// complex_mean_square
module complex_mean_square (
    input wire i_clk,
    input wire i_arst,
    input wire i_en,
    input wire [2:0] i_log2_samples,
    input wire        i_valid,
    input wire [31:0] i_y,
    input wire [31:0] i_y_hat,
    output reg        o_valid,
    output reg [63:0] o_data
);
    wire [31:0] y_diff_w;
    wire [63:0] sq_diff_complex_w;
    wire        sq_diff_valid_w;
    wire [63:0] sum_res_w;
    wire [8:0]  num_samples_w = 1 << i_log2_samples;
    reg [8:0]  sample_rx_cnt_r;
    reg [8:0]  sample_proc_cnt_r;
    reg [1:0]  state_r, next_state_r;
    localparam S_IDLE      = 2'b00;
    localparam S_INIT      = 2'b01;
    localparam S_COMPUTING = 2'b10;
    localparam S_FINALIZE  = 2'b11;
    complex_adder_subtractor #(.WIDTH(32)) y_difference_module (
        .a(i_y),
        .b(i_y_hat),
        .addNotSub(1'b0),
        .result(y_diff_w)
    );
    complex_multiplier cpow_calculator (
        .a(y_diff_w),
        .b(y_diff_w),
        .result(sq_diff_complex_w)
    );
    assign sq_diff_valid_w = i_valid;
    complex_adder_subtractor #(.WIDTH(64)) square_sum (
        .a(o_data),  
        .b(sq_diff_complex_w),
        .addNotSub(1'b1),
        .result(sum_res_w)
    );
    always @(posedge i_clk or posedge i_arst) begin
        if (i_arst)
            state_r <= S_IDLE;
        else
            state_r <= next_state_r;
    end
    always @(*) begin
        next_state_r = state_r;
        case (state_r)
            S_IDLE:      if (i_en) next_state_r = S_INIT;
            S_INIT:      next_state_r = S_COMPUTING;
            S_COMPUTING: if (sample_rx_cnt_r == num_samples_w && sample_proc_cnt_r == num_samples_w)
                             next_state_r = S_FINALIZE;
            S_FINALIZE:  next_state_r = S_IDLE;
            default:     next_state_r = S_IDLE;
        endcase
    end
    always @(posedge i_clk or posedge i_arst) begin
        if (i_arst) begin
            o_valid           <= 1'b0;
            o_data            <= 64'b0;
            sample_rx_cnt_r   <= 9'b0;
            sample_proc_cnt_r <= 9'b0;
  ...
Size: ~4800 cells after synthesis, ~87 flip-flops.
Settings: LEC_CHECK=0, ABC_AREA=1, CAP_MARGIN=20, CELL_PAD_IN_SITES_DETAIL_PLACEMENT=0, CORE_MARGIN=2, CORE_UTILIZATION=72, CTS_CLUSTER_SIZE=89, GPL_TIMING_DRIVEN=1, PLACE_DENSITY=0.42, SETUP_SLACK_MARGIN=1.57, SLEW_MARGIN=40, TNS_END_PERCENT=20; clock period 5.18 ns.
run.sh (not shown) runs the stock make flow with config.mk's settings and CLKGATE_MAP_FILE=.
The starting point ended with an error in global routing, error GRT-0116.
Change:
==> flow/config.mk (replaced) <==
export PLATFORM = sky130hd
export DESIGN_NAME = complex_mean_square
export DESIGN_NICKNAME = complex_mean_square
export VERILOG_FILES = /design/flow/design.v
export SDC_FILE = /design/flow/constraint.sdc
export NUM_CORES = 4
export LEC_CHECK = 0
export CAP_MARGIN = 20
export CORE_MARGIN = 2
export CORE_UTILIZATION = 72
export MAX_ROUTING_LAYER = met4
export SLEW_MARGIN = 20
==> flow/constraint.sdc (replaced) <==
create_clock -name core_clock -period 10.3 [get_ports {i_clk}]
set_input_delay 2.0600 -clock core_clock [delete_from_list [all_inputs] [get_ports {i_clk}]]
set_output_delay 2.0600 -clock core_clock [all_outputs]
set_load 0.01 [all_outputs]
Now the flow completed and failed the layout checks on setup timing; synthesized area decreases by a few percent; die size falls by a few percent; synthesized cell count shrinks by about a fifth.
Change:
--- a/flow/config.mk
+++ b/flow/config.mk
@@ -9,4 +9,3 @@
 export CORE_MARGIN = 2
-export CORE_UTILIZATION = 72
-export MAX_ROUTING_LAYER = met4
+export CORE_UTILIZATION = 10
 export SLEW_MARGIN = 20
==> flow/constraint.sdc (replaced) <==
create_clock -name core_clock -period 14.3 [get_ports {i_clk}]
set_input_delay 2.8600 -clock core_clock [delete_from_list [all_inputs] [get_ports {i_clk}]]
set_output_delay 2.8600 -clock core_clock [all_outputs]
set_load 0.01 [all_outputs]
=> The changed run finished with timing, DRC and antenna clean; design area went down by 1.4%; worst setup slack gains 1.8 ns; clock-buffer cell count stays the same; core utilization shrinks by 79 points.
